==> design.v <==
 `timescale 1ns / 1ps
module calc_logic(
   input clk,
   input rst,
   input [4:0] keycode,
   input newkey,
   output [15:0] Xdisplay,
   output LED_NEG_digit,
   output LED_OVW
   );
   localparam[4:0] KEY_CE = 5'b01100,
                   KEY_CA = 5'b00100,
                   KEY_MULTI = 5'b01001,
                   KEY_SUB = 5'b01010,
                   KEY_ADD = 5'b01011,
                   KEY_SQR = 5'b00001,
                   KEY_CH_SIGN = 5'b00010,
                   KEY_EQUALS = 5'b00011;
   reg signed [17:0] X, nextX, Y, nextY, ANS;
   reg [1:0] OP, nextOP;
   wire ADD = (OP == KEY_ADD [1:0]);
   wire SUB = (OP == KEY_SUB [1:0]);
   wire MULTI = (OP == KEY_MULTI [1:0]);        
   wire OP_T2 = (newkey && (keycode[4:2] == 3'b010) );
   wire CA = (newkey && (keycode == KEY_CA) );             
   wire CE = (newkey && (keycode == KEY_CE) );
   wire digit = (newkey && (keycode[4] == 1'b1) );
   wire EQUALS = (newkey && (keycode == KEY_EQUALS) );
   wire SQR = (newkey && (keycode == KEY_SQR) );
   wire CH_SIGN = (newkey && (keycode == KEY_CH_SIGN) );
   wire [6:0] CONTROL = {CE, CA, OP_T2, digit, EQUALS, SQR, CH_SIGN};  
   wire signed [17:0] ANS_ADD, ANS_MULTI, ANS_SUB, ANS_SQR, ANS_CH_SIGN;
   assign ANS_ADD = X+Y;
   assign ANS_SUB = Y-X;
   assign ANS_MULTI = X*Y;
   assign ANS_SQR = X*X;
   assign ANS_CH_SIGN = X*-1;  
   assign LED_OVW = X[16]; 
   assign Xdisplay = X[15:0];
   assign LED_NEG_digit = X[17];  
   always @ (ADD, MULTI, SUB, ANS_ADD, ANS_MULTI, ANS_SUB, X)
       case({ADD, SUB, MULTI})
           3'b100: ANS = ANS_ADD;
           3'b010: ANS = ANS_SUB;
           3'b001: ANS = ANS_MULTI;
           default: ANS = X;
       endcase   
   always @ (CONTROL, X, keycode, ANS, ANS_SQR, ANS_CH_SIGN)
       casez(CONTROL)
           7'b1000000: nextX = 18'b0;
           7'b?1?????: nextX = 18'b0;
           7'b0010000: nextX = 18'b0;
           7'b0001000: nextX = {X[12:0], keycode[3:0]};  
           7'b0000100: nextX = ANS;
           7'b0000010: nextX = ANS_SQR;
           7'b0000001: nextX = ANS_CH_SIGN;
           default: nextX = X;
       endcase
   always @ (posedge clk or posedge rst)
   begin
       if(rst) X <= 18'b0;
       else X <= nextX;
   end
   always @ (OP_T2, CA, Y, X)
       case({OP_T2, CA})
           2'b00: nextY = Y;
           2'b10: nextY = X;
           default: nextY = 18'b0;
       endcase
   always @ (posedge clk or posedge rst)
     begin
         if(rst) Y <= 18'b0;
         else Y <= nextY;
     end
   always @ (OP_T2, CA, keycode, OP)
       case({OP_T2, CA})
           2'b00: nextOP = OP;
           2'b10: nextOP = keycode[1:0];
           default: nextOP = 2'b0;
       endcase
   always @ (posedge clk or posedge rst)
     begin
         if(rst) OP <= 2'b0;
         else OP <= nextOP;
     end
   endmodule
==> run.sh <==
#!/bin/bash
# the make line also repeats each setting of config.mk as NAME=value (left out here)
make -C /OpenROAD-flow-scripts/flow DESIGN_CONFIG=/design/flow/config.mk WORK_HOME=/design/flow/orfs CLKGATE_MAP_FILE= finish
==> config.mk <==
export PLATFORM = sky130hd
export DESIGN_NAME = calc_logic
export DESIGN_NICKNAME = calc_logic
export VERILOG_FILES = /design/flow/design.v
export SDC_FILE = /design/flow/constraint.sdc
export NUM_CORES = 4
export LEC_CHECK = 0
export ABC_AREA = 1
export CAP_MARGIN = 20
export CORE_MARGIN = 2
export CORE_UTILIZATION = 68
export SLEW_MARGIN = 20
==> constraint.sdc <==
create_clock -name core_clock -period 5.94 [get_ports {clk}]
set_input_delay 1.1880 -clock core_clock [delete_from_list [all_inputs] [get_ports {clk}]]
set_output_delay 1.1880 -clock core_clock [all_outputs]
set_load 0.01 [all_outputs]
==> results.toml, run 1 <==
# implementation run metrics
[worst_setup_path]
required_ns = 6.11
r2r_end = "X[16]$_DFFE_PP0P_"
r2r_slack_ns = 0.19
cp-start-kind = "flip-flop"
critPathMaxStageDelay_ns = 0.56
critical-path-top-delay-family = "adder cells"
crit_end = "X[16]$_DFFE_PP0P_"
reg2reg_depth = 24
path_cells = "buf_4 -> nand2_1 -> inv_1 -> fa_1 -> inv_1 -> fa_1 -> inv_1 -> fa_1 -> fa_1 -> fa_1 -> inv_1 -> fa_1 -> inv_1 -> ha_1 -> nand2_1 -> nor2_1 -> nand3_1 -> o2111ai_2 -> a21oi_1 -> o21ai_1 -> buf_4 -> nand3_1 -> a21oi_1 -> o21ai_1"
crit_start = "X[10]$_DFFE_PP0P_"
r2r_start = "X[10]$_DFFE_PP0P_"
worstSetupPathType = "reg -> reg"
cp.buffers_inverters = 7
crit_cells = 24
path_common_cell = "fa_1"
end_kind = "flip-flop"
critPathSlowestCell = "fa_1"
crit_fanout = 9
critPathArrivalTime_ns = 5.93

[power]
p_clk_share_pct = 17.6
powerSeq_uw = 371
power_leader = "combinational cells"
combinationalPowerShare_pct = 64.8
p_sw_share_pct = 52.6
powerComb_uw = 1360
p_switching_uw = 1100
power_uw = 2100
internal_power_uw = 993
powerClk_uw = 368
pwr-share-seq_pct = 17.7
leakagePower_uw = 0.00950
vdd_drop_max_uv = 155
p_per_area_nw_per_um2 = 141

[drt]
drtPass1Iterations = 6
final_antenna_net_count = 0
drc = 0
vias = 13000
wl_met2_um = 19200
wl_um = 42400
via_per_inst = 5.63
drt_iter0_drc = 1156
met1_length_um = 16100
met3_length_um = 4620
wl_per_cell_um = 18.3
top_layer = "met4"

[synth]
netlist_instances = 2015
synth_top_cell_by_area = "fa_1"
fa_ha_area_share_pct = 43.1
yosys.area_share.simple_pct = 22.1
top_cells_by_count = "561 x inv_1, 558 x nand2_1, 200 x fa_1"
yosysUniqueCellTypes = 49
avgSynthCellArea_um2 = 6.89
async_flop_share_pct = 100
yosysWarnings = 1
most_common_cell = "inv_1"
syn_area_um2 = 13900
ff_type = "dfrtp_1"
top_cell_area_share_pct = 28.8
ys_area_um2 = 13900
seq_area_frac_synth_pct = 6.85
synth_flops = 38
edf_count = 0
ys_cells = 2015
synth_nets = 2381
logic_family = "adder cells"
compound_area_share_pct = 8.22
synthTopCellsByArea = "fa_1 29%, inv_1 15%, nand2_1 15%"
ys_sh_mux_pct = 0
synth-xor-area-share_pct = 1.64

[global_routing]
globalRouteOverflowTotal = 0
antenna_found_initial = 1
grt_pass1_wl_um = 67800
grt_pass1_vias = 13300
grt_util_all_layers_pct = 40.5
grt_max_degree = 39

[layout]
area_growth_pct = 7.38
nets = 2408
stdcell_count = 2314
fill_cells = 1640
seqCellArea_um2 = 961
final_cell_area_um2 = 14900
logic_area_um2 = 10400

[final_timing]
setup_violations = 0
rsz0062_at_grt = "yes"
hold_viol = 0
worst_slew_pin_slew_ns = 1.05
slew-limit-headroom_pct = 30.2
fmax_mhz = 174
finalWorstSetupSlack_ns = 0.188
finalClockSkew_ns = 0.0108
period_minus_slack_ns = 5.75
slew_violations = 0
fin_crit_sh_pct = 96.8

[placement]
dp_slack_ns = 0.122
place.gp.congestion = 1.05
dp_hpwl_um = 34700
placedCellCount = 2301
numPortBuffers = 25
dpl_cell_area_um2 = 14700

[min_path]
hold_start = "OP[1]$_DFFE_PP0P_"
min_path_cells = 2
worstHoldPathType = "reg -> reg"
holdPathEnd = "OP[1]$_DFFE_PP0P_"

[floorplan]
die_w_um = 147
core-area_um2 = 20200
fp_util_pct = 68.9
die_h_um = 147
rows = 52
io_pins = 26
dieArea_um2 = 21600

[clocking]
cts_root_buf = "clkbuf_16"
cts_buffer_depth = 2
cts.clk_slew.worst_paths_ns = 0.07
cts_tree = "yes"
clkLatencyLatePin_ns = 0.29
cts.sinks = 38
numCtsBuffers = 5
htree_levels = 2

[run_status]
status = "complete, no violations"

[run]
max-cap-violations = 0
warnings = 34
==> routing by layer <==
layer  GRT usage (%)  vias up
li1                -     6018
met1            53.1     6120
met2            65.3      708
met3            7.48      171
met4            20.0        0
met5               0        -
==> cell type report <==
class	count	share of cell area [%]
timing repair buffer	92	5.47
multi-input combinational	1332	70.0
sequential	38	6.44
clock inverter	3	0.461
antenna	1	0.0168
inverter	573	14.5
clock buffer	5	0.839
tap	270	2.26
==> timing repair <==
action	in CTS	in global routing
setup endpoints to repair	0	6
setup buffers	0	4
hold endpoints to repair	0	0
hold buffers	0	0
resized	0	18
==> stage by stage <==
stage | hold WS [ns] | TNS (ns) | util [%]
CTS | 0.639 | 0 | 73.6
detailed placement | 0.624 | 0 | 72.7
finish | 0.639 | 0 | 74.0
global placement | 0.609 | 0 | 72.7
global route | 0.656 | -0.0260 | 73.9
floorplan | 0.558 | 0 | -
==> run 2: changes to the inputs <==
Settings changed: CORE_UTILIZATION 68 to 72, CTS_CLUSTER_SIZE set to 100, PLACE_DENSITY set to 0.43.
Clock period 5.94 ns to 4.68 ns, I/O delays scaled along.
==> run 2 against run 1 <==
  * The flow now stops in 5_1_grt
  * Die size shrank 5.4%
  * Synthesized cell count did not move
  * Area after synthesis stayed put
==> results.toml, run 2 <==
# flow metrics
[placement]
numPortBuffers = 25
placedCellCount = 2424
dp_slack_ns = -1.02
dp_hpwl_um = 39300
place.gp.congestion = 1.02

[synth]
async_flop_share_pct = 100
ff_type = "dfrtp_1"
ys_area_um2 = 13900
synth_nets = 2381
syn_area_um2 = 13900
synthTopCellsByArea = "fa_1 29%, inv_1 15%, nand2_1 15%"
compound_area_share_pct = 8.22
top_cell_area_share_pct = 28.8
most_common_cell = "inv_1"
top_cells_by_count = "561 x inv_1, 558 x nand2_1, 200 x fa_1"
edf_count = 0
avgSynthCellArea_um2 = 6.89
seq_area_frac_synth_pct = 6.85
yosysWarnings = 1
synth_top_cell_by_area = "fa_1"
ys_sh_mux_pct = 0
netlist_instances = 2015
synth-xor-area-share_pct = 1.64
yosysUniqueCellTypes = 49
synth_flops = 38
logic_family = "adder cells"
fa_ha_area_share_pct = 43.1
yosys.area_share.simple_pct = 22.1
ys_cells = 2015

[clocking]
cts_buffer_depth = 2
cts_hold_buf = 0
numCtsBuffers = 5
htree_levels = 2
cts_root_buf = "clkbuf_16"
cts.sinks = 38

[floorplan]
dieArea_um2 = 20400
io_pins = 26
core-area_um2 = 18800
rows = 50
fp_util_pct = 73.8
die_w_um = 143
die_h_um = 143

[run_status]
error_line = "[ERROR GRT-0232] Routing congestion too high. Check the congestion heatmap in the GUI."
haltStage = "5_1_grt"
status = "did not finish"

[global_routing]
grt_util_all_layers_pct = 84.4
globalRouteOverflowTotal = 189
[run 2: metal layers]
| layer | GRT usage, % | overflow |
|---|---|---|
| met4 | 87.4 | 74 |
| met3 | 71.1 | 5 |
| met2 | 97.6 | 98 |
| met1 | 82.6 | 8 |
| met5 | 57.6 | 4 |
[run 2: per-stage QoR]
| step | setup TNS [ns] | hold slack (ns) | total power (µW) | area [µm²] |
|---|---|---|---|---|
| after global placement | -6.65 | 0.624 | 2280 | 15800 |
| after detailed placement | -9.00 | 0.656 | 2340 | 15800 |
| after floorplan | -2.60 | 0.558 | 1620 | 14200 |
| after CTS | -6.48 | 0.668 | 2840 | 16500 |
[run 2: what timing repair did]
item                                   4_1_cts
setup endpoints to repair                   12
buffers inserted                            22
pin swaps                                   58
endpoints found under the hold margin        0
resized                                     93
==> run 3: changes to the inputs <==
Settings changed: ABC_AREA 1 to unset, CORE_UTILIZATION 72 to 40, CTS_CLUSTER_SIZE 100 to unset, PLACE_DENSITY 0.43 to unset, SETUP_SLACK_MARGIN set to 1.24.
Clock period 4.68 ns to 6.6 ns, I/O delays scaled along.
==> run 3 against run 2 <==
  * Now clean on timing, DRC and antenna
  * Synthesized cell count down 27%
  * Die size up 63%
  * Area after synthesis down 8.3%
==> results.toml, run 3 <==
# implementation run metrics
[run_status]
status = "complete, no violations"

[synth]
seq_area_frac_synth_pct = 7.47
edf_count = 0
netlist_instances = 1466
yosys.area_share.simple_pct = 16.4
ys_sh_mux_pct = 0.472
yosysUniqueCellTypes = 63
synth_nets = 1832
logic_family = "adder cells"
yosysWarnings = 1
ys_cells = 1466
synthTopCellsByArea = "fa_1 31%, ha_1 16%, inv_1 8.7%"
ff_type = "dfrtp_1"
syn_area_um2 = 12700
synth-xor-area-share_pct = 7.58
avgSynthCellArea_um2 = 8.68
synth_top_cell_by_area = "fa_1"
async_flop_share_pct = 100
top_cell_area_share_pct = 31.4
ys_area_um2 = 12700
fa_ha_area_share_pct = 47.0
synth_flops = 38
top_cells_by_count = "294 x inv_1, 200 x fa_1, 158 x ha_1"
most_common_cell = "inv_1"
compound_area_share_pct = 10.2

[drt]
final_antenna_net_count = 0
drc = 0
via_per_inst = 5.33
wl_per_cell_um = 19.8
wl_um = 38200
vias = 10300
drt_iter0_drc = 637
drtPass1Iterations = 9

[clocking]
numCtsBuffers = 5
clkLatencyLatePin_ns = 0.30
cts_buffer_depth = 2
cts.clk_slew.worst_paths_ns = 0.07
cts.sinks = 38
htree_levels = 2
cts_root_buf = "clkbuf_16"
cts_tree = "yes"

[layout]
seqCellArea_um2 = 1010
area_growth_pct = 15.2
fill_cells = 3023
nets = 1892
logic_area_um2 = 10700
final_cell_area_um2 = 14700

[worst_setup_path]
r2r_end = "X[17]$_DFFE_PP0P_"
worstSetupPathType = "reg -> reg"
required_ns = 6.78
r2r_start = "X[8]$_DFFE_PP0P_"
reg2reg_depth = 21
crit_cells = 21
end_kind = "flip-flop"
cp-start-kind = "flip-flop"
critPathSlowestCell = "fa_1"
path_common_cell = "fa_1"
crit_end = "X[17]$_DFFE_PP0P_"
critPathMaxStageDelay_ns = 0.53
critPathArrivalTime_ns = 5.89
cp.buffers_inverters = 5
crit_fanout = 4
r2r_slack_ns = 0.90
path_cells = "buf_4 -> and2_1 -> fa_2 -> fa_1 -> ha_1 -> inv_1 -> fa_1 -> inv_2 -> fa_1 -> inv_1 -> fa_1 -> inv_1 -> ha_2 -> or3_4 -> o21bai_4 -> a311o_1 -> a21o_1 -> a21oi_2 -> xnor2_1 -> o22ai_1 -> a221o_1"
critical-path-top-delay-family = "adder cells"
crit_start = "X[8]$_DFFE_PP0P_"

[power]
p_switching_uw = 752
internal_power_uw = 834
pwr-share-seq_pct = 20.3
leakagePower_uw = 0.00754
power_leader = "combinational cells"
powerComb_uw = 1000
vdd_drop_max_uv = 113
p_clk_share_pct = 16.5
power_uw = 1590
p_per_area_nw_per_um2 = 108
p_sw_share_pct = 47.4
combinationalPowerShare_pct = 63.3
powerClk_uw = 261
powerSeq_uw = 321

[final_timing]
period_minus_slack_ns = 5.70
fin_crit_sh_pct = 86.4
worst_slew_pin_slew_ns = 0.958
setup_violations = 0
rsz0062_at_grt = "yes"
fmax_mhz = 175
slew-limit-headroom_pct = 36.0
finalSetupTns_ns = 0
slew_violations = 0
finalClockSkew_ns = 0.00812
hold_viol = 0

[floorplan]
core-area_um2 = 31500
dieArea_um2 = 33300
io_pins = 26
rows = 65
fp_util_pct = 40.4
die_h_um = 182
die_w_um = 182

[global_routing]
grt_max_degree = 39
globalRouteOverflowTotal = 0
grt_pass1_wl_um = 60700
grt_util_all_layers_pct = 23.7
antenna_found_initial = 3
grt_pass1_vias = 11000

[run]
max-cap-violations = 0
warnings = 34

[min_path]
hold_start = "OP[0]$_DFFE_PP0P_"
holdPathEnd = "OP[0]$_DFFE_PP0P_"
min_path_cells = 1
worstHoldPathType = "reg -> reg"

[placement]
dp_hpwl_um = 26700
dpl_cell_area_um2 = 13500
numPortBuffers = 25
place.gp.congestion = 0.925
## run 3: repair_timing
| action | in CTS | in global routing |
|---|---|---|
| gates resized | 55 | 49 |
| buffers inserted | 47 | 19 |
| cloned | 1 | 1 |
| setup endpoints to repair | 9 | 8 |
| hold endpoints to repair | 0 | 0 |
| hold buffers | 0 | 0 |
| pin swaps | 12 | 21 |
## run 3: layout make-up
| class | count | area share [%] |
|---|---|---|
| timing repair buffer | 125 | 8.20 |
| clock buffer | 6 | 0.947 |
| inverter | 294 | 7.55 |
| multi-input combinational | 1062 | 72.9 |
| sequential | 38 | 6.89 |
| tap | 402 | 3.43 |
| antenna | 2 | 0.0341 |
| clock inverter | 2 | 0.0853 |
## run 3: through the flow
| step | util (%) | setup slack (ns) | std cells | hold WS, ns |
|---|---|---|---|---|
| 2_1_floorplan | - | 0.985 | 1466 | 0.507 |
| 6_report | 46.6 | 0.896 | 1931 | 0.588 |
| 5_1_grt | 46.6 | 0.726 | 1931 | 0.618 |
| 4_1_cts | 45.4 | 0.889 | 1909 | 0.589 |
| 3_3_place_gp | 43.0 | 0.476 | 1853 | 0.567 |
| 3_5_place_dp | 43.0 | 0.399 | 1853 | 0.575 |
## run 3: per-layer routing
layer / part of all wire [%] / vias to the layer above / GRT usage (%) / routed length [µm]
met5: 0 / - / 0 / 0
met4: 3.8 / 0 / 9.65 / 1450
met3: 5.6 / 79 / 2.18 / 2140
met2: 49 / 397 / 40.4 / 18500
met1: 42 / 5109 / 31.0 / 16100
li1: - / 4711 / - / -
==> run 4: changes to the inputs <==
Settings changed: ABC_AREA set to 1, CORE_UTILIZATION 40 to 72, CTS_CLUSTER_DIAMETER set to 364, CTS_CLUSTER_SIZE set to 95, PLACE_DENSITY set to 0.41, SETUP_SLACK_MARGIN 1.24 to -0.26.
Clock period 6.6 ns to 5.23 ns, I/O delays scaled along.
==> run 4 against run 3 <==
  * The run now fails in 5_1_grt
  * Synthesized cell count up 37%
  * Die size down 39%
  * Area after synthesis up 9.1%
==> results.toml, run 4 <==
# flow metrics
[global_routing]
globalRouteOverflowTotal = 13
grt_util_all_layers_pct = 81.0

[synth]
yosysUniqueCellTypes = 49
most_common_cell = "inv_1"
async_flop_share_pct = 100
top_cells_by_count = "561 x inv_1, 558 x nand2_1, 200 x fa_1"
synth_top_cell_by_area = "fa_1"
seq_area_frac_synth_pct = 6.85
netlist_instances = 2015
ys_cells = 2015
avgSynthCellArea_um2 = 6.89
synth_nets = 2381
ff_type = "dfrtp_1"
edf_count = 0
compound_area_share_pct = 8.22
yosysWarnings = 1
ys_sh_mux_pct = 0
yosys.area_share.simple_pct = 22.1
ys_area_um2 = 13900
fa_ha_area_share_pct = 43.1
synth_flops = 38
syn_area_um2 = 13900
synthTopCellsByArea = "fa_1 29%, inv_1 15%, nand2_1 15%"
logic_family = "adder cells"
synth-xor-area-share_pct = 1.64
top_cell_area_share_pct = 28.8

[clocking]
htree_levels = 2
cts_root_buf = "clkbuf_16"
cts.sinks = 38
numCtsBuffers = 5
cts_hold_buf = 0
cts_buffer_depth = 2

[floorplan]
dieArea_um2 = 20400
die_h_um = 143
die_w_um = 143
io_pins = 26
fp_util_pct = 73.8
core-area_um2 = 18800
rows = 50

[placement]
dp_hpwl_um = 39100
dp_slack_ns = -0.765
numPortBuffers = 25
dpl_cell_area_um2 = 15700
placedCellCount = 2424
place.gp.congestion = 1.02

[run_status]
error_line = "[ERROR GRT-0232] Routing congestion too high. Check the congestion heatmap in the GUI."
status = "did not finish"
haltStage = "5_1_grt"
run 4: timing repair:
item / 4_1_cts
pin swaps: 18
setup endpoints to repair: 8
setup buffers: 15
gates resized: 61
run 4: metrics by stage:
step	hold WS (ns)	setup TNS [ns]	util (%)
after CTS	0.632	-2.29	85.9
after detailed placement	0.621	-4.16	83.1
after global placement	0.606	-2.03	83.1
after floorplan	0.558	-0.683	-
run 4: routing by layer:
layer / track usage (%) / overflow
met5: 54.4 / 0
met4: 77.7 / 3
met3: 73.2 / 1
met1: 79.6 / 0
met2: 92.9 / 9
==> run 5: changes to the inputs <==
Settings changed: CELL_PAD_IN_SITES_GLOBAL_PLACEMENT set to 2, CORE_ASPECT_RATIO set to 1.25, CORE_MARGIN 2 to 4, CORE_UTILIZATION 72 to 40, CTS_CLUSTER_DIAMETER 364 to 359, CTS_CLUSTER_SIZE 95 to 61, GPL_ROUTABILITY_DRIVEN set to 0, PLACE_DENSITY 0.41 to unset, SETUP_SLACK_MARGIN -0.26 to unset, SLEW_MARGIN 20 to 35.
Clock period 5.23 ns to 8.0 ns, I/O delays scaled along.
==> run 5 against run 4 <==
  * Now clean on timing, DRC and antenna
  * Die size grew 85%
  * Synthesized cell count is the same
  * Area after synthesis is the same
==> results.toml, run 5 <==
# implementation run metrics
[drt]
vias = 12200
drc = 0
via_per_inst = 4.91
drt_iter0_drc = 634
drtPass1Iterations = 5
wl_um = 46200
final_antenna_net_count = 0
wl_per_cell_um = 18.7
diodes = 0

[final_timing]
finalWorstSetupSlack_ns = 1.79
slew_violations = 0
finalSetupTns_ns = 0
rsz0062_at_grt = "no"
fmax_mhz = 161
hold_viol = 0
slew-limit-headroom_pct = 38.5
period_minus_slack_ns = 6.21
worst_slew_pin_slew_ns = 0.923
finalClockSkew_ns = 0.00900
fin_crit_sh_pct = 77.6
setup_violations = 0

[synth]
ys_sh_mux_pct = 0
most_common_cell = "inv_1"
avgSynthCellArea_um2 = 6.89
synth_nets = 2381
ys_cells = 2015
yosys.area_share.simple_pct = 22.1
yosysUniqueCellTypes = 49
top_cell_area_share_pct = 28.8
edf_count = 0
synth-xor-area-share_pct = 1.64
syn_area_um2 = 13900
seq_area_frac_synth_pct = 6.85
ff_type = "dfrtp_1"
compound_area_share_pct = 8.22
async_flop_share_pct = 100
netlist_instances = 2015
synthTopCellsByArea = "fa_1 29%, inv_1 15%, nand2_1 15%"
top_cells_by_count = "561 x inv_1, 558 x nand2_1, 200 x fa_1"
fa_ha_area_share_pct = 43.1
ys_area_um2 = 13900
synth_top_cell_by_area = "fa_1"
synth_flops = 38
logic_family = "adder cells"
yosysWarnings = 1

[clocking]
cts.sinks = 38
numCtsBuffers = 5
htree_levels = 2
cts_tree = "yes"
cts_resized = 0
cts_hold_buf = 0
cts_setup_buffers = 0
cts_root_buf = "clkbuf_16"
cts.clk_slew.worst_paths_ns = 0.06
cts_buffer_depth = 2
clkLatencyLatePin_ns = 0.30

[floorplan]
rows = 76
io_pins = 26
fp_util_pct = 40.4
die_w_um = 175
dieArea_um2 = 37800
core-area_um2 = 34400
die_h_um = 216

[worst_setup_path]
critPathMaxStageDelay_ns = 0.80
cp.buffers_inverters = 5
r2r_slack_ns = 1.79
crit_cells = 26
critPathSlowestCell = "dfrtp_2"
r2r_end = "X[17]$_DFFE_PP0P_"
critical-path-top-delay-family = "adder cells"
crit_start = "X[1]$_DFFE_PP0P_"
required_ns = 8.18
r2r_start = "X[1]$_DFFE_PP0P_"
end_kind = "flip-flop"
crit_fanout = 22
worstSetupPathType = "reg -> reg"
critPathArrivalTime_ns = 6.39
crit_end = "X[17]$_DFFE_PP0P_"
cp-start-kind = "flip-flop"
path_common_cell = "nand2_1"
reg2reg_depth = 26

[power]
p_sw_share_pct = 55.1
leakagePower_uw = 0.00927
p_switching_uw = 831
pwr-share-seq_pct = 20.8
internal_power_uw = 676
powerSeq_uw = 314
power_leader = "combinational cells"
powerComb_uw = 956
p_per_area_nw_per_um2 = 102
powerClk_uw = 238
combinationalPowerShare_pct = 63.4
vdd_drop_max_uv = 103
p_clk_share_pct = 15.8

[global_routing]
grt_max_degree = 39
globalRouteOverflowTotal = 0
grt_pass1_wl_um = 72200
grt_util_all_layers_pct = 25.0
antenna_found_initial = 0
grt_pass1_vias = 12500

[run]
warnings = 33
max-cap-violations = 0

[run_status]
status = "complete, no violations"

[placement]
dp_hpwl_um = 37300
numPortBuffers = 25
dp_slack_ns = 1.77
placedCellCount = 2467
dpl_cell_area_um2 = 14600

[layout]
area_growth_pct = 6.33
nets = 2372
final_cell_area_um2 = 14800
stdcell_count = 2475

[min_path]
worstHoldPathType = "reg -> reg"
hold_start = "Y[16]$_DFFE_PP0P_"
holdPathEnd = "Y[16]$_DFFE_PP0P_"
min_path_cells = 2
run 5: routing by layer:
layer	vias to the layer above	global-route usage (%)	wire, µm
met3	64	2.51	1920
li1	5962	-	-
met4	0	8.20	1780
met5	-	0	0
met2	258	43.7	22400
met1	5879	32.4	20100
run 5: layout make-up:
| type | instances | area, µm² |
|---|---|---|
| repair buffers | 56 | 483 |
| clock buffers | 5 | 125 |
| multi-input cells | 1332 | 10400 |
| inverters | 573 | 2160 |
| fillers | 3836 | 19700 |
| well taps | 468 | 586 |
| clock inverters | 3 | 40.0 |
| flip-flops and latches | 38 | 961 |
run 5: stage by stage:
step	utilization [%]	hold WS (ns)	total power [µW]
after floorplan	-	0.558	917
after global placement	42.4	0.615	1270
after detailed placement	42.4	0.611	1270
after CTS	42.9	0.621	1510
after global routing	42.9	0.665	1640
final	42.9	0.625	1510
==> run 6: changes to the inputs <==
Settings changed: ABC_AREA 1 to unset, CELL_PAD_IN_SITES_GLOBAL_PLACEMENT 2 to unset, CORE_ASPECT_RATIO 1.25 to unset, CORE_MARGIN 4 to 2, CORE_UTILIZATION 40 to 70, CTS_CLUSTER_DIAMETER 359 to unset, CTS_CLUSTER_SIZE 61 to 37, GPL_ROUTABILITY_DRIVEN 0 to unset, PLACE_DENSITY_LB_ADDON set to 0.0, SETUP_SLACK_MARGIN set to 1.65, SLEW_MARGIN 35 to 20, TNS_END_PERCENT set to 5.
Clock period 8.0 ns to 5.59 ns, I/O delays scaled along.
==> run 6 against run 5 <==
  * The layout now fails its checks (negative setup slack)
  * Sequential share of layout area about the same
  * First-iteration DRC count up 43%
  * Final area increased by 0.38%
  * Fmax grew 8.0%
  * Core utilization up 40 points
  * Flip-flop count stayed put
  * Largest power group unchanged
==> results.toml, run 6 <==
# implementation run metrics
[global_routing]
globalRouteOverflowTotal = 0
antenna_found_initial = 0
grt_pass1_vias = 11700
grt_util_all_layers_pct = 40.3
grt_max_degree = 39
grt_pass1_wl_um = 61200

[synth]
synth-xor-area-share_pct = 7.58
netlist_instances = 1466
avgSynthCellArea_um2 = 8.68
compound_area_share_pct = 10.2
synth_top_cell_by_area = "fa_1"
top_cell_area_share_pct = 31.4
logic_family = "adder cells"
yosys.area_share.simple_pct = 16.4
async_flop_share_pct = 100
edf_count = 0
most_common_cell = "inv_1"
ff_type = "dfrtp_1"
top_cells_by_count = "294 x inv_1, 200 x fa_1, 158 x ha_1"
synth_nets = 1832
seq_area_frac_synth_pct = 7.47
yosysWarnings = 1
syn_area_um2 = 12700
fa_ha_area_share_pct = 47.0
synthTopCellsByArea = "fa_1 31%, ha_1 16%, inv_1 8.7%"
ys_cells = 1466
yosysUniqueCellTypes = 63
ys_area_um2 = 12700
ys_sh_mux_pct = 0.472
synth_flops = 38

[worst_setup_path]
worstSetupPathType = "reg -> reg"
critPathMaxStageDelay_ns = 0.50
required_ns = 5.76
r2r_start = "X[7]$_DFFE_PP0P_"
crit_fanout = 10
crit_end = "X[17]$_DFFE_PP0P_"
cp.buffers_inverters = 5
path_common_cell = "fa_1"
critPathArrivalTime_ns = 5.92
cp-start-kind = "flip-flop"
crit_cells = 20
end_kind = "flip-flop"
path_cells = "buf_4 -> and2_1 -> fa_1 -> inv_1 -> fa_1 -> inv_1 -> fa_1 -> fa_1 -> fa_1 -> inv_1 -> fa_1 -> inv_1 -> ha_4 -> and2_1 -> a311o_1 -> a21o_1 -> a21oi_2 -> xnor2_1 -> o22ai_1 -> a221o_1"
critical-path-top-delay-family = "adder cells"
crit_start = "X[7]$_DFFE_PP0P_"
r2r_end = "X[17]$_DFFE_PP0P_"
reg2reg_depth = 20
critPathSlowestCell = "fa_1"
r2r_slack_ns = -0.16

[final_timing]
setup_violations = 5
worst_slew_pin_slew_ns = 1.02
slew-limit-headroom_pct = 31.8
fin_crit_sh_pct = 103
fmax_mhz = 174
finalWorstSetupSlack_ns = -0.155
finalClockSkew_ns = 0.00667
hold_viol = 0
period_minus_slack_ns = 5.75
rsz0062_at_grt = "yes"
slew_violations = 0

[floorplan]
rows = 49
fp_util_pct = 71.1
die_h_um = 139
die_w_um = 139
dieArea_um2 = 19300
core-area_um2 = 17900
io_pins = 26

[clocking]
numCtsBuffers = 5
cts.sinks = 38
cts_buffer_depth = 2
cts.clk_slew.worst_paths_ns = 0.06
htree_levels = 2
clkLatencyLatePin_ns = 0.29
cts_tree = "yes"
cts_root_buf = "clkbuf_16"
cts_hold_buf = 0

[layout]
final_cell_area_um2 = 14800
stdcell_count = 1837
final_util_pct = 82.8
area_growth_pct = 16.5
nets = 1973

[drt]
drc = 0
drt_iter0_drc = 908
vias = 10900
final_antenna_net_count = 0
wl_um = 37500
via_per_inst = 5.96
drtPass1Iterations = 9
diodes = 0
wl_per_cell_um = 20.4

[run_status]
status = "complete, but fails checks"
so_faults = "negative setup slack"

[min_path]
min_path_cells = 1
worstHoldPathType = "reg -> reg"
hold_start = "OP[0]$_DFFE_PP0P_"
holdPathEnd = "OP[0]$_DFFE_PP0P_"

[placement]
dp_slack_ns = -0.334
placedCellCount = 1816
place.gp.congestion = 0.960
dp_hpwl_um = 30500
dpl_cell_area_um2 = 14400
numPortBuffers = 25

[power]
power_leader = "combinational cells"
powerSeq_uw = 354
pwr-share-seq_pct = 18.3
powerComb_uw = 1240
combinationalPowerShare_pct = 64.5
powerClk_uw = 332
leakagePower_uw = 0.00798
vdd_drop_max_uv = 137
internal_power_uw = 1050
p_sw_share_pct = 45.4
p_switching_uw = 876
p_clk_share_pct = 17.2
p_per_area_nw_per_um2 = 130

[run]
warnings = 34
max-cap-violations = 0
## run 6: routing by layer
metal	GRT usage [%]	vias up	share of wire, %
li1	-	4876	-
met1	53.3	5412	39
met2	67.7	529	48
met3	5.94	128	8.2
met4	15.4	0	4.3
met5	0	-	0
## run 6: cell type report
class,instances,area (µm²)
multi-input cells,1062,10600
fillers,1180,3080
repair buffers,206,1720
inverters,294,1100
flip-flops and latches,38,970
well taps,229,287
clock buffers,7,133
clock inverters,1,30.0
## run 6: through the flow
| stage | setup TNS (ns) | hold WS (ns) | total power (µW) |
|---|---|---|---|
| final | -0.447 | 0.596 | 1930 |
| after global routing | -1.53 | 0.610 | 2040 |
| after CTS | -0.320 | 0.588 | 1880 |
| after detailed placement | -1.16 | 0.570 | 1530 |
| after global placement | -0.543 | 0.563 | 1510 |
| after floorplan | -0.0253 | 0.507 | 1130 |
## run 6: repair_timing
action,CTS,global route
resized,31,24
setup endpoints to repair,13,13
buffers inserted,12,1
pin swaps,13,10
==> run 7: changes to the inputs <==
Settings changed: ABC_AREA set to 1, CAP_MARGIN 20 to 5, CELL_PAD_IN_SITES_GLOBAL_PLACEMENT set to 1, CORE_ASPECT_RATIO set to 0.55, CORE_MARGIN 2 to 4, CORE_UTILIZATION 70 to 28, CTS_CLUSTER_DIAMETER set to 264, CTS_CLUSTER_SIZE 37 to unset, GPL_ROUTABILITY_DRIVEN set to 0, HOLD_SLACK_MARGIN set to -0.04, MIN_ROUTING_LAYER set to met2, PLACE_DENSITY_LB_ADDON 0.0 to unset, SETUP_SLACK_MARGIN 1.65 to 1.09, TNS_END_PERCENT 5 to 55.
Clock period 5.59 ns to 8.0 ns, I/O delays scaled along.
==> run 7 against run 6 <==
  * The run now finishes clean
  * Critical path depth up 7
  * Fmax decreased by 14%
  * Synthesized cell count up 37%
  * First-iteration DRC count rose to 3.1 times the previous value
  * Flip-flop count unchanged
  * Die size went up to 2.8 times the previous value
  * Sequential share of layout area fell by 0.12 points
  * Total power shrank 11%
  * Global-route usage down 8.8 points
  * Area after synthesis grew 9.1%
  * Largest power group unchanged
  * Highest routed layer is now met5
==> results.toml, run 7 <==
# implementation run metrics
[run_status]
status = "complete, no violations"

[worst_setup_path]
path_common_cell = "nand2_1"
r2r_start = "X[10]$_DFFE_PP0P_"
r2r_end = "X[17]$_DFFE_PP0P_"
critPathSlowestCell = "dfrtp_1"
reg2reg_depth = 27
cp-start-kind = "flip-flop"
critical-path-top-delay-family = "adder cells"
end_kind = "flip-flop"
crit_fanout = 16
critPathMaxStageDelay_ns = 0.68
critPathArrivalTime_ns = 6.86
r2r_slack_ns = 1.33
crit_cells = 27
required_ns = 8.19
crit_end = "X[17]$_DFFE_PP0P_"
crit_start = "X[10]$_DFFE_PP0P_"
worstSetupPathType = "reg -> reg"
cp.buffers_inverters = 7

[power]
internal_power_uw = 662
pwr-share-seq_pct = 19.8
powerComb_uw = 1140
power_leader = "combinational cells"
powerSeq_uw = 338
p_switching_uw = 1050
p_clk_share_pct = 13.6
p_per_area_nw_per_um2 = 114
powerClk_uw = 232
vdd_drop_max_uv = 107
p_sw_share_pct = 61.2
combinationalPowerShare_pct = 66.6
leakagePower_uw = 0.00924

[clocking]
cts_hold_buf = 0
cts_setup_buffers = 0
cts_root_buf = "clkbuf_16"
cts.clk_slew.worst_paths_ns = 0.07
cts_buffer_depth = 2
cts_tree = "yes"
numCtsBuffers = 5
clkLatencyLatePin_ns = 0.30
cts_resized = 0
htree_levels = 2
cts.sinks = 38

[synth]
seq_area_frac_synth_pct = 6.85
compound_area_share_pct = 8.22
netlist_instances = 2015
fa_ha_area_share_pct = 43.1
synthTopCellsByArea = "fa_1 29%, inv_1 15%, nand2_1 15%"
ys_area_um2 = 13900
top_cell_area_share_pct = 28.8
logic_family = "adder cells"
yosys.area_share.simple_pct = 22.1
synth_top_cell_by_area = "fa_1"
most_common_cell = "inv_1"
ys_sh_mux_pct = 0
avgSynthCellArea_um2 = 6.89
edf_count = 0
yosysWarnings = 1
top_cells_by_count = "561 x inv_1, 558 x nand2_1, 200 x fa_1"
synth_nets = 2381
syn_area_um2 = 13900
synth_flops = 38
yosysUniqueCellTypes = 49
synth-xor-area-share_pct = 1.64
ff_type = "dfrtp_1"
ys_cells = 2015
async_flop_share_pct = 100

[layout]
area_growth_pct = 8.14
final_cell_area_um2 = 15000
final_util_pct = 30.7
nets = 2366

[final_timing]
period_minus_slack_ns = 6.67
finalClockSkew_ns = 0.00528
rsz0062_at_grt = "no"
fmax_mhz = 150
hold_viol = 0
worst_slew_pin_slew_ns = 1.27
finalSetupTns_ns = 0
slew-limit-headroom_pct = 14.5
setup_violations = 0
fin_crit_sh_pct = 83.4
slew_violations = 0

[min_path]
hold_start = "Y[16]$_DFFE_PP0P_"
min_path_cells = 2
holdPathEnd = "Y[16]$_DFFE_PP0P_"
worstHoldPathType = "reg -> reg"

[global_routing]
grt_pass1_vias = 19900
globalRouteOverflowTotal = 0
grt_util_all_layers_pct = 31.5
antenna_found_initial = 4
grt_max_degree = 39
grt_pass1_wl_um = 82500

[placement]
numPortBuffers = 25
dpl_cell_area_um2 = 14800
dp_hpwl_um = 40700

[drt]
drc = 0
drtPass1Iterations = 9
wl_um = 55500
vias = 17800
final_antenna_net_count = 0
via_per_inst = 6.66
wl_per_cell_um = 20.8
drt_iter0_drc = 2781

[floorplan]
rows = 60
core-area_um2 = 48900
dieArea_um2 = 53400
fp_util_pct = 28.4
die_h_um = 173
die_w_um = 308
io_pins = 26

[run]
warnings = 31
max-cap-violations = 0
==> run 7: layout make-up <==
class / instances / area [µm²]
Clock buffer: 6 / 139
Timing Repair Buffer: 50 / 475
Inverter: 573 / 2160
Multi-Input combinational cell: 1332 / 10400
Tap cell: 651 / 815
Sequential cell: 38 / 965
Antenna cell: 12 / 30.0
Clock inverter: 2 / 12.5
Fill cell: 5337 / 33900
==> run 7: per-stage QoR <==
step                setup WS [ns]  total power, µW  instances  hold slack (ns)
finish                       1.33             1710       2664            0.637
floorplan                    2.39              917       2015            0.558
detailed placement           1.42             1320       2643            0.617
global placement             1.52             1330       2643            0.616
CTS                          1.40             1550       2651            0.629
global route                 1.12             1790       2657            0.648
==> run 7: per-layer routing <==
metal / vias up / global-route usage (%) / share of wire (%)
met4: 59 / 4.86 / 8.0
li1: 5925 / - / -
met2: 4842 / 28.6 / 39
met5: - / 21.7 / 2.5
met1: 6386 / - / 0
met3: 542 / 53.5 / 51
==> run 8: changes to the inputs <==
Settings changed: CAP_MARGIN 5 to 20, CELL_PAD_IN_SITES_DETAIL_PLACEMENT set to 1, CELL_PAD_IN_SITES_GLOBAL_PLACEMENT 1 to unset, CORE_ASPECT_RATIO 0.55 to 0.5, CORE_MARGIN 4 to 2, CORE_UTILIZATION 28 to 50, CTS_CLUSTER_DIAMETER 264 to 265, CTS_CLUSTER_SIZE set to 92, GPL_ROUTABILITY_DRIVEN 0 to unset, HOLD_SLACK_MARGIN -0.04 to unset, MIN_ROUTING_LAYER met2 to unset, PLACE_DENSITY set to 0.35, SETUP_SLACK_MARGIN 1.09 to -0.77, TNS_END_PERCENT 55 to 20.
==> run 8 against run 7 <==
  * Area after synthesis did not move
  * Non-clock buffer count fell by 2
  * Hold slack improved by 0.021 ns
  * Critical path type unchanged
  * Clock skew rose by 0.0037 ns
  * Still clean on timing, DRC and antenna
  * Sequential power fell by 6%
  * Core utilization rose by 23 points
  * Highest routed layer unchanged
  * Flip-flop count did not move
==> results.toml, run 8 <==
# implementation run metrics
[final_timing]
worst_slew_pin_slew_ns = 1.19
fmax_mhz = 148
fin_crit_sh_pct = 84.6
finalSetupTns_ns = 0
rsz0062_at_grt = "no"
finalClockSkew_ns = 0.00896
setup_violations = 0
slew_violations = 0
slew-limit-headroom_pct = 20.6
period_minus_slack_ns = 6.77
hold_viol = 0

[global_routing]
globalRouteOverflowTotal = 0
antenna_found_initial = 0
grt_pass1_wl_um = 78100
grt_util_all_layers_pct = 35.7
grt_pass1_vias = 14000
grt_max_degree = 39

[worst_setup_path]
end_kind = "flip-flop"
reg2reg_depth = 26
crit_end = "X[17]$_DFFE_PP0P_"
cp.buffers_inverters = 5
required_ns = 8.19
r2r_slack_ns = 1.23
worstSetupPathType = "reg -> reg"
critPathSlowestCell = "dfrtp_1"
r2r_start = "X[5]$_DFFE_PP0P_"
critPathArrivalTime_ns = 6.96
path_common_cell = "nand2_1"
crit_fanout = 21
r2r_end = "X[17]$_DFFE_PP0P_"
cp-start-kind = "flip-flop"
crit_cells = 26
critPathMaxStageDelay_ns = 1.12
crit_start = "X[5]$_DFFE_PP0P_"
critical-path-top-delay-family = "adder cells"

[drt]
wl_per_cell_um = 21.0
wl_um = 49900
final_antenna_net_count = 0
drtPass1Iterations = 5
diodes = 0
drc = 0
drt_iter0_drc = 1091
via_per_inst = 5.50
vias = 13100

[synth]
avgSynthCellArea_um2 = 6.89
ff_type = "dfrtp_1"
netlist_instances = 2015
compound_area_share_pct = 8.22
synth_flops = 38
top_cells_by_count = "561 x inv_1, 558 x nand2_1, 200 x fa_1"
yosys.area_share.simple_pct = 22.1
most_common_cell = "inv_1"
fa_ha_area_share_pct = 43.1
syn_area_um2 = 13900
seq_area_frac_synth_pct = 6.85
yosysUniqueCellTypes = 49
synth_top_cell_by_area = "fa_1"
edf_count = 0
ys_sh_mux_pct = 0
yosysWarnings = 1
synthTopCellsByArea = "fa_1 29%, inv_1 15%, nand2_1 15%"
top_cell_area_share_pct = 28.8
logic_family = "adder cells"
ys_cells = 2015
async_flop_share_pct = 100
synth-xor-area-share_pct = 1.64
ys_area_um2 = 13900
synth_nets = 2381

[power]
vdd_drop_max_uv = 136
power_uw = 1600
combinationalPowerShare_pct = 62.6
powerSeq_uw = 319
p_per_area_nw_per_um2 = 110
p_switching_uw = 895
powerComb_uw = 1000
p_sw_share_pct = 55.9
power_leader = "combinational cells"
leakagePower_uw = 0.00925
internal_power_uw = 706
p_clk_share_pct = 17.5
pwr-share-seq_pct = 19.9
powerClk_uw = 281

[run_status]
status = "complete, no violations"

[clocking]
cts.sinks = 38
cts_root_buf = "clkbuf_16"
cts_tree = "yes"
numCtsBuffers = 5
cts_hold_buf = 0
cts.clk_slew.worst_paths_ns = 0.07
cts_setup_buffers = 0
htree_levels = 2
cts_buffer_depth = 2
clkLatencyLatePin_ns = 0.31
cts_resized = 0

[min_path]
min_path_cells = 2
hold_start = "OP[0]$_DFFE_PP0P_"
holdPathEnd = "OP[0]$_DFFE_PP0P_"
worstHoldPathType = "reg -> reg"

[floorplan]
dieArea_um2 = 29200
die_w_um = 240
die_h_um = 122
fp_util_pct = 50.5
io_pins = 26
core-area_um2 = 27500
rows = 43

[placement]
dpl_cell_area_um2 = 14400
numPortBuffers = 25
place.gp.congestion = 1.01
dp_hpwl_um = 40400

[layout]
area_growth_pct = 5.28
final_cell_area_um2 = 14600
final_util_pct = 53.2
nets = 2364

[run]
max-cap-violations = 0
warnings = 33
## run 8: through the flow
step / setup WS [ns] / hold slack (ns) / instances
global route: 1.01 / 0.689 / 2381
CTS: 1.35 / 0.660 / 2381
detailed placement: 1.38 / 0.637 / 2373
global placement: 1.58 / 0.627 / 2373
finish: 1.23 / 0.658 / 2381
floorplan: 2.39 / 0.558 / 2015
## run 8: layer usage
metal	wire [µm]	vias up	global-route usage, %
met5	45	-	3.03
met4	528	2	5.20
met3	4340	49	6.41
met2	21000	456	54.0
met1	24000	6645	53.7
li1	-	5932	-
## run 8: final cells by class
cell class / count / area [µm²]
Clock buffer: 5 / 125
Fill cell: 3679 / 12900
Multi-Input combinational cell: 1332 / 10400
Sequential cell: 38 / 953
Clock inverter: 3 / 68.8
Timing Repair Buffer: 48 / 423
Tap cell: 382 / 478
Inverter: 573 / 2160
==> run 9: changes to the inputs <==
Settings changed: ABC_AREA 1 to 0, CELL_PAD_IN_SITES_DETAIL_PLACEMENT 1 to 0, CORE_ASPECT_RATIO 0.5 to 1.01, CORE_UTILIZATION 50 to 57, CTS_CLUSTER_DIAMETER 265 to unset, CTS_CLUSTER_SIZE 92 to 44, MIN_ROUTING_LAYER set to met1, PLACE_DENSITY 0.35 to 0.66, SETUP_SLACK_MARGIN -0.77 to 0.43, TNS_END_PERCENT 20 to 70.
Clock period 8.0 ns to 2.54 ns, I/O delays scaled along.
==> run 9 against run 8 <==
  * Now fails the layout checks on negative setup slack
  * Routed wire length shrank 20%
  * Sequential share of layout area shrank 0.91 points
  * Clock power grew 140%
  * Die size shrank 19%
  * Via count shrank 13%
  * Area after synthesis shrank 8.3%
==> results.toml, run 9 <==
# implementation run metrics
[run_status]
status = "complete, but fails checks"
so_faults = "negative setup slack"

[worst_setup_path]
r2r_end = "X[17]$_DFFE_PP0P_"
path_common_cell = "fa_1"
cp-start-kind = "flip-flop"
crit_fanout = 8
required_ns = 2.71
r2r_start = "X[10]$_DFFE_PP0P_"
cp.buffers_inverters = 7
reg2reg_depth = 22
crit_start = "X[10]$_DFFE_PP0P_"
worstSetupPathType = "reg -> reg"
end_kind = "flip-flop"
critPathArrivalTime_ns = 5.97
path_cells = "buf_4 -> buf_6 -> and2_1 -> fa_1 -> fa_1 -> ha_1 -> inv_1 -> fa_1 -> inv_1 -> fa_1 -> inv_1 -> fa_1 -> inv_1 -> ha_1 -> nor3_1 -> o21ai_1 -> nand4_1 -> a21boi_2 -> o41ai_2 -> buf_4 -> xnor2_1 -> a221o_1"
crit_end = "X[17]$_DFFE_PP0P_"
critical-path-top-delay-family = "adder cells"
critPathSlowestCell = "fa_1"
crit_cells = 22
r2r_slack_ns = -3.26
critPathMaxStageDelay_ns = 0.58

[global_routing]
grt_pass1_wl_um = 60700
globalRouteOverflowTotal = 0
grt_max_degree = 39
antenna_found_initial = 0
grt_use_met3_pct = 2.33
met1_usage_pct = 42.1
gr-usage-met2_pct = 57.9
grt_pass1_vias = 12000
gr-max-usage-layer = "met2"
grt_util_all_layers_pct = 32.3

[power]
power_uw = 5020
powerComb_uw = 3590
p_per_area_nw_per_um2 = 290
p_clk_share_pct = 13.4
power_leader = "combinational cells"
vdd_drop_max_uv = 284
powerClk_uw = 671
pwr-share-seq_pct = 15.0
internal_power_uw = 2840
powerSeq_uw = 753
leakagePower_uw = 0.00909
p_sw_share_pct = 43.5
combinationalPowerShare_pct = 71.6
p_switching_uw = 2180

[synth]
top_cell_area_share_pct = 31.4
compound_area_share_pct = 10.2
yosys.area_share.simple_pct = 16.4
yosysUniqueCellTypes = 63
top_cells_by_count = "294 x inv_1, 200 x fa_1, 158 x ha_1"
avgSynthCellArea_um2 = 8.68
synth-xor-area-share_pct = 7.58
seq_area_frac_synth_pct = 7.47
edf_count = 0
ys_area_um2 = 12700
ys_sh_mux_pct = 0.472
synthTopCellsByArea = "fa_1 31%, ha_1 16%, inv_1 8.7%"
ff_type = "dfrtp_1"
netlist_instances = 1466
most_common_cell = "inv_1"
logic_family = "adder cells"
syn_area_um2 = 12700
synth_flops = 38
yosysWarnings = 1
async_flop_share_pct = 100
ys_cells = 1466
fa_ha_area_share_pct = 47.0
synth_nets = 1832
synth_top_cell_by_area = "fa_1"

[final_timing]
fmax_mhz = 172
slew_violations = 0
worst_slew_pin_slew_ns = 0.595
rsz0062_at_grt = "yes"
period_minus_slack_ns = 5.80
slew-limit-headroom_pct = 60.3
hold_viol = 0
whs_ns = 0.634
finalSetupTns_ns = -36.70
setup_violations = 16
fin_crit_sh_pct = 228
finalClockSkew_ns = 0.0129
finalWorstSetupSlack_ns = -3.26

[clocking]
cts_root_buf = "clkbuf_16"
numCtsBuffers = 5
cts.clk_slew.worst_paths_ns = 0.07
cts.sinks = 38
cts_tree = "yes"
clkLatencyLatePin_ns = 0.29
cts_buffer_depth = 2
htree_levels = 2

[drt]
drt_iter0_drc = 730
diodes = 0
via_per_inst = 5.52
drtPass1Iterations = 6
vias = 11400
drc = 0
final_antenna_net_count = 0
wl_um = 40000
wl_per_cell_um = 19.3

[min_path]
worstHoldPathType = "reg -> reg"
holdPathEnd = "Y[15]$_DFFE_PP0P_"
min_path_cells = 2
hold_start = "Y[15]$_DFFE_PP0P_"

[placement]
dp_hpwl_um = 30800
placedCellCount = 2020
place.gp.congestion = 0.977
numPortBuffers = 25

[layout]
final_util_pct = 79.5
nets = 2154
logic_area_um2 = 11400
seqCellArea_um2 = 970
fill_cells = 1464
stdcell_count = 2069
area_growth_pct = 35.8

[run]
max-cap-violations = 0
warnings = 34

[floorplan]
die_h_um = 154
fp_util_pct = 58.5
rows = 54
dieArea_um2 = 23500
die_w_um = 153
core-area_um2 = 21800
io_pins = 26
==> run 9: area by class of cell <==
type	instances	area share (%)
repair buffers	387	19.1
well taps	280	2.03
clock inverters	1	0.0289
inverters	294	6.40
flip-flops and latches	38	5.61
clock buffers	7	0.825
multi-input cells	1062	66.0
==> run 9: timing repair <==
| item | CTS | global route |
|---|---|---|
| hold buffers | 0 | 0 |
| gates cloned | 0 | 2 |
| resized | 87 | 186 |
| setup buffers | 6 | 33 |
| pin swaps | 24 | 84 |
| setup endpoints to repair | 28 | 23 |
==> run 9: layer usage <==
layer  part of all wire, %  wire length (µm)  vias to the layer above
met2                    51             20300                      374
met3                   6.1              2460                      118
met4                   3.9              1580                        0
met5                     0                 0                        -
met1                    39             15700                     5678
li1                      -                 -                     5249
==> run 9: metrics by stage <==
stage / instance area, µm² / setup slack [ns]
after floorplan: 13100 / -3.07
after global placement: 15700 / -3.12
after detailed placement: 15700 / -3.23
after CTS: 16100 / -3.17
after global routing: 17300 / -3.47
final: 17300 / -3.26
==> run 10: changes to the inputs <==
Settings changed: ABC_AREA 0 to 1, CAP_MARGIN 20 to 15, CELL_PAD_IN_SITES_DETAIL_PLACEMENT 0 to 2, CORE_ASPECT_RATIO 1.01 to unset, CORE_UTILIZATION 57 to 48, CTS_CLUSTER_SIZE 44 to 61, GPL_TIMING_DRIVEN set to 1, MIN_ROUTING_LAYER met1 to unset, PLACE_DENSITY 0.66 to unset, PLACE_DENSITY_LB_ADDON set to 0.01, SETUP_SLACK_MARGIN 0.43 to unset, SLEW_MARGIN 20 to 25, TNS_END_PERCENT 70 to unset.
Clock period 2.54 ns to 5.07 ns, I/O delays scaled along.
==> run 10 against run 9 <==
  * The run now fails in 3_5_place_dp
  * Die size rose by 29%
  * Synthesized cell count rose by 37%
  * Area after synthesis up 9.1%
==> results.toml, run 10 <==
# flow metrics
[synth]
netlist_instances = 2015
ys_area_um2 = 13900
syn_area_um2 = 13900
yosysWarnings = 1
edf_count = 0
most_common_cell = "inv_1"
logic_family = "adder cells"
synth_flops = 38
synth-xor-area-share_pct = 1.64
ys_cells = 2015
fa_ha_area_share_pct = 43.1
async_flop_share_pct = 100
top_cells_by_count = "561 x inv_1, 558 x nand2_1, 200 x fa_1"
top_cell_area_share_pct = 28.8
seq_area_frac_synth_pct = 6.85
yosys.area_share.simple_pct = 22.1
synthTopCellsByArea = "fa_1 29%, inv_1 15%, nand2_1 15%"
compound_area_share_pct = 8.22
ys_sh_mux_pct = 0
synth_top_cell_by_area = "fa_1"
avgSynthCellArea_um2 = 6.89
ff_type = "dfrtp_1"
synth_nets = 2381
yosysUniqueCellTypes = 49

[floorplan]
die_h_um = 174
io_pins = 26
dieArea_um2 = 30300
core-area_um2 = 28600
fp_util_pct = 48.5
die_w_um = 174
rows = 62

[placement]
place.gp.congestion = 0.938
numPortBuffers = 25

[run_status]
status = "did not finish"
error_line = "[ERROR DPL-0033] detailed placement checks failed during check placement."
haltStage = "3_5_place_dp"
-- run 10: metrics by stage --
stage | hold WS, ns | power, µW | instance area [µm²] | setup TNS, ns
2_1_floorplan | 0.558 | 1480 | 14100 | -0.473
3_3_place_gp | 0.610 | 2170 | 16200 | -3.01
==> run 11: changes to the inputs <==
Settings changed: ABC_AREA 1 to 0, CAP_MARGIN 15 to 0, CELL_PAD_IN_SITES_DETAIL_PLACEMENT 2 to unset, CORE_UTILIZATION 48 to 44, CTS_CLUSTER_SIZE 61 to unset, PLACE_DENSITY_LB_ADDON 0.01 to unset, SETUP_SLACK_MARGIN set to -0.18, SLEW_MARGIN 25 to 0.
Clock period 5.07 ns to 9.88 ns, I/O delays scaled along.
==> run 11 against run 10 <==
  * The run now finishes clean
  * Synthesized cell count down 27%
  * Die size about the same
  * Area after synthesis shrank 8.3%
==> results.toml, run 11 <==
# implementation run metrics
[run_status]
status = "complete, no violations"

[synth]
fa_ha_area_share_pct = 47.0
netlist_instances = 1466
yosysWarnings = 1
synth_top_cell_by_area = "fa_1"
ys_area_um2 = 12700
synthTopCellsByArea = "fa_1 31%, ha_1 16%, inv_1 8.7%"
yosysUniqueCellTypes = 63
synth-xor-area-share_pct = 7.58
ff_type = "dfrtp_1"
seq_area_frac_synth_pct = 7.47
compound_area_share_pct = 10.2
async_flop_share_pct = 100
syn_area_um2 = 12700
most_common_cell = "inv_1"
logic_family = "adder cells"
top_cell_area_share_pct = 31.4
synth_nets = 1832
synth_flops = 38
ys_cells = 1466
ys_sh_mux_pct = 0.472
edf_count = 0
top_cells_by_count = "294 x inv_1, 200 x fa_1, 158 x ha_1"
avgSynthCellArea_um2 = 8.68
yosys.area_share.simple_pct = 16.4

[final_timing]
worst_slew_pin_slew_ns = 0.972
setup_violations = 0
slew_violations = 0
finalSetupTns_ns = 0
period_minus_slack_ns = 6.43
fmax_mhz = 156
slew-limit-headroom_pct = 35.1
hold_viol = 0
finalClockSkew_ns = 0.00652
fin_crit_sh_pct = 65.0
rsz0062_at_grt = "no"
whs_ns = 0.586

[global_routing]
grt_pass1_wl_um = 56100
met1_usage_pct = 32.2
antenna_found_initial = 1
grt_util_all_layers_pct = 23.4
globalRouteOverflowTotal = 0
gr-usage-met2_pct = 40.4
gr-max-usage-layer = "met2"
grt_max_degree = 40
grt_pass1_vias = 10400
grt_use_met3_pct = 1.97

[min_path]
worstHoldPathType = "reg -> reg"
hold_start = "Y[16]$_DFFE_PP0P_"
min_path_cells = 1
holdPathEnd = "Y[16]$_DFFE_PP0P_"

[clocking]
cts_tree = "yes"
numCtsBuffers = 5
clkLatencyLatePin_ns = 0.29
cts.clk_slew.worst_paths_ns = 0.06
cts_resized = 0
cts_hold_buf = 0
cts_setup_buffers = 0
htree_levels = 2
cts_buffer_depth = 2
cts_root_buf = "clkbuf_16"
cts.sinks = 38

[worst_setup_path]
critPathMaxStageDelay_ns = 0.70
r2r_start = "X[4]$_DFFE_PP0P_"
critPathArrivalTime_ns = 6.59
end_kind = "flip-flop"
r2r_end = "X[17]$_DFFE_PP0P_"
critPathSlowestCell = "dfrtp_1"
r2r_slack_ns = 3.45
cp.buffers_inverters = 4
critical-path-top-delay-family = "adder cells"
crit_end = "X[17]$_DFFE_PP0P_"
crit_start = "X[4]$_DFFE_PP0P_"
required_ns = 10.05
cp-start-kind = "flip-flop"
crit_fanout = 23
path_cells = "buf_4 -> inv_1 -> nor2_1 -> fa_1 -> fa_1 -> ha_1 -> ha_1 -> ha_1 -> inv_1 -> fa_1 -> inv_1 -> ha_1 -> fa_1 -> a211oi_1 -> o21bai_1 -> a311o_1 -> a21o_1 -> a21oi_1 -> xnor2_1 -> o22ai_1 -> a221o_1"
reg2reg_depth = 21
worstSetupPathType = "reg -> reg"
crit_cells = 21

[power]
combinationalPowerShare_pct = 58.6
powerComb_uw = 585
powerSeq_uw = 222
p_sw_share_pct = 46.7
powerClk_uw = 191
vdd_drop_max_uv = 62.9
internal_power_uw = 533
power_uw = 999
p_clk_share_pct = 19.2
power_leader = "combinational cells"
leakagePower_uw = 0.00713
p_per_area_nw_per_um2 = 74.1
p_switching_uw = 466
pwr-share-seq_pct = 22.2

[floorplan]
core-area_um2 = 28600
io_pins = 26
fp_util_pct = 44.5
die_h_um = 174
rows = 62
die_w_um = 174
dieArea_um2 = 30300

[run]
warnings = 31
max-cap-violations = 0

[drt]
drtPass1Iterations = 6
drt_iter0_drc = 744
final_antenna_net_count = 0
wl_um = 33800
via_per_inst = 5.35
diodes = 0
drc = 0
wl_per_cell_um = 18.5
vias = 9770

[placement]
dp_hpwl_um = 25000
place.gp.congestion = 0.906
numPortBuffers = 25

[layout]
area_growth_pct = 5.85
nets = 1808
run 11: routing by layer:
metal  wire length, µm  share of wire, %
met5                 0                 0
met2             16300                48
met3              1820               5.4
met1             15100                44
met4               618               1.8
run 11: area by class of cell:
| class | instances | area [µm²] |
|---|---|---|
| Clock buffer | 6 | 139 |
| Fill cell | 2804 | 15100 |
| Tap cell | 384 | 480 |
| Inverter | 294 | 1100 |
| Multi-Input combinational cell | 1062 | 10400 |
| Sequential cell | 38 | 951 |
| Clock inverter | 1 | 30.0 |
| Timing Repair Buffer | 41 | 370 |
run 11: stage by stage:
step | util (%) | worst slack, ns | cell area (µm²) | instances
detailed placement | 46.5 | 3.51 | 13300 | 1819
floorplan | - | 3.81 | 12700 | 1466
global route | 47.1 | 3.17 | 13500 | 1826
finish | 47.1 | 3.45 | 13500 | 1826
global placement | 46.5 | 3.68 | 13300 | 1819
CTS | 47.1 | 3.49 | 13500 | 1826
==> run 12: changes to the inputs <==
Settings changed: CELL_PAD_IN_SITES_DETAIL_PLACEMENT set to 0, CELL_PAD_IN_SITES_GLOBAL_PLACEMENT set to 0, CORE_ASPECT_RATIO set to 1.61, CORE_UTILIZATION 44 to 58, CTS_CLUSTER_SIZE set to 24, GPL_ROUTABILITY_DRIVEN set to 0, GPL_TIMING_DRIVEN 1 to unset, MIN_ROUTING_LAYER set to met1, PLACE_DENSITY set to 0.66, SETUP_SLACK_MARGIN -0.18 to unset, SLEW_MARGIN 0 to 30, TNS_END_PERCENT set to 70.
Clock period 9.88 ns to 5.98 ns, I/O delays scaled along.
==> run 12 against run 11 <==
  * Still clean
  * Clock skew decreased by 0.0020 ns
  * Clock power increased by 47%
  * Total power increased by 68%
  * Setup slack got worse by 3.3 ns
  * Global-route usage increased by 9.1 points
  * Clock-buffer cell count unchanged
  * Register-to-register slack got worse by 3.3 ns
  * First-iteration DRC count decreased by 5.6%
  * Synthesized cell count unchanged
  * Fmax increased by 11%
  * Combinational power increased by 81%
  * Largest cell class unchanged
==> results.toml, run 12 <==
# implementation run metrics
[worst_setup_path]
r2r_start = "X[6]$_DFFE_PP0P_"
r2r_slack_ns = 0.18
cp-start-kind = "flip-flop"
path_common_cell = "fa_1"
crit_end = "X[17]$_DFFE_PP0P_"
end_kind = "flip-flop"
r2r_end = "X[17]$_DFFE_PP0P_"
critPathSlowestCell = "fa_1"
critical-path-top-delay-family = "adder cells"
critPathArrivalTime_ns = 5.98
worstSetupPathType = "reg -> reg"
critPathMaxStageDelay_ns = 0.54
required_ns = 6.15
crit_start = "X[6]$_DFFE_PP0P_"
cp.buffers_inverters = 3
reg2reg_depth = 19
crit_fanout = 18
crit_cells = 19
path_cells = "buf_12 -> and2_1 -> fa_1 -> fa_2 -> ha_1 -> fa_1 -> inv_1 -> fa_1 -> fa_1 -> inv_1 -> ha_1 -> or3_1 -> o21bai_2 -> a311o_1 -> a21o_1 -> a21oi_4 -> xnor2_2 -> o22ai_2 -> a221o_1"

[clocking]
cts_root_buf = "clkbuf_16"
cts_buffer_depth = 2
clkLatencyLatePin_ns = 0.29
cts.clk_slew.worst_paths_ns = 0.06
cts_hold_buf = 0
numCtsBuffers = 5
cts.sinks = 38
cts_tree = "yes"
htree_levels = 2

[synth]
synthTopCellsByArea = "fa_1 31%, ha_1 16%, inv_1 8.7%"
logic_family = "adder cells"
synth_nets = 1832
synth-xor-area-share_pct = 7.58
async_flop_share_pct = 100
ys_cells = 1466
edf_count = 0
avgSynthCellArea_um2 = 8.68
ys_area_um2 = 12700
netlist_instances = 1466
compound_area_share_pct = 10.2
top_cells_by_count = "294 x inv_1, 200 x fa_1, 158 x ha_1"
ys_sh_mux_pct = 0.472
synth_top_cell_by_area = "fa_1"
yosysUniqueCellTypes = 63
yosysWarnings = 1
yosys.area_share.simple_pct = 16.4
seq_area_frac_synth_pct = 7.47
syn_area_um2 = 12700
most_common_cell = "inv_1"
fa_ha_area_share_pct = 47.0
synth_flops = 38
top_cell_area_share_pct = 31.4
ff_type = "dfrtp_1"

[layout]
final_cell_area_um2 = 14000
area_growth_pct = 9.60
nets = 1868
stdcell_count = 1783

[run]
max-cap-violations = 0
warnings = 31

[floorplan]
dieArea_um2 = 23200
rows = 68
die_w_um = 121
core-area_um2 = 21500
fp_util_pct = 59.1
io_pins = 26
die_h_um = 192

[global_routing]
grt_pass1_wl_um = 57500
grt_max_degree = 39
grt_pass1_vias = 11200
grt_util_all_layers_pct = 32.5
antenna_found_initial = 0
globalRouteOverflowTotal = 0

[drt]
drtPass1Iterations = 7
wl_um = 35400
via_per_inst = 5.70
vias = 10200
drt_iter0_drc = 702
wl_per_cell_um = 19.8
drc = 0
final_antenna_net_count = 0
diodes = 0

[final_timing]
slew-limit-headroom_pct = 34.4
fmax_mhz = 172
period_minus_slack_ns = 5.80
slew_violations = 0
fin_crit_sh_pct = 97.1
finalSetupTns_ns = 0
finalClockSkew_ns = 0.00452
hold_viol = 0
whs_ns = 0.605
setup_violations = 0
worst_slew_pin_slew_ns = 0.980

[power]
combinationalPowerShare_pct = 63.4
p_sw_share_pct = 47.1
vdd_drop_max_uv = 90.4
powerComb_uw = 1060
leakagePower_uw = 0.00744
p_switching_uw = 789
powerClk_uw = 280
powerSeq_uw = 333
p_per_area_nw_per_um2 = 120
power_leader = "combinational cells"
internal_power_uw = 887
pwr-share-seq_pct = 19.9
p_clk_share_pct = 16.7

[placement]
placedCellCount = 1767
numPortBuffers = 25
dpl_cell_area_um2 = 13600
dp_hpwl_um = 29100

[min_path]
min_path_cells = 1
worstHoldPathType = "reg -> reg"
hold_start = "OP[0]$_DFFE_PP0P_"
holdPathEnd = "OP[0]$_DFFE_PP0P_"

[run_status]
status = "complete, no violations"
[run 12: what timing repair did]
item,in CTS,in global routing
pin swaps,0,10
hold endpoints to repair,0,0
endpoints found under the setup margin,1,5
setup buffers,0,8
resized,3,32
[run 12: cell type report]
type                    count  area [µm²]
clock buffers               6         139
clock inverters             2        12.5
fillers                  1911        7570
inverters                 294        1100
multi-input cells        1062       10500
flip-flops and latches     38         965
well taps                 280         350
repair buffers            101         866
[run 12: metrics by stage]
stage / setup WS [ns] / utilization, % / power [µW]
floorplan: 0.0131 / - / 1040
global placement: -0.0277 / 63.2 / 1350
detailed placement: -0.0967 / 63.2 / 1360
CTS: 0.0187 / 63.9 / 1640
global route: -0.00663 / 64.8 / 1790
finish: 0.176 / 64.8 / 1680
[run 12: metal layers]
layer  global-route usage (%)  routed length, µm  up-vias
met5                        0                  0        -
met4                     16.9               1780        0
met3                     1.96               1650      112
met2                     61.1              19100      369
met1                     36.6              12900     5019
li1                         -                  -     4663
Power is estimated from default activity; no workload was simulated.
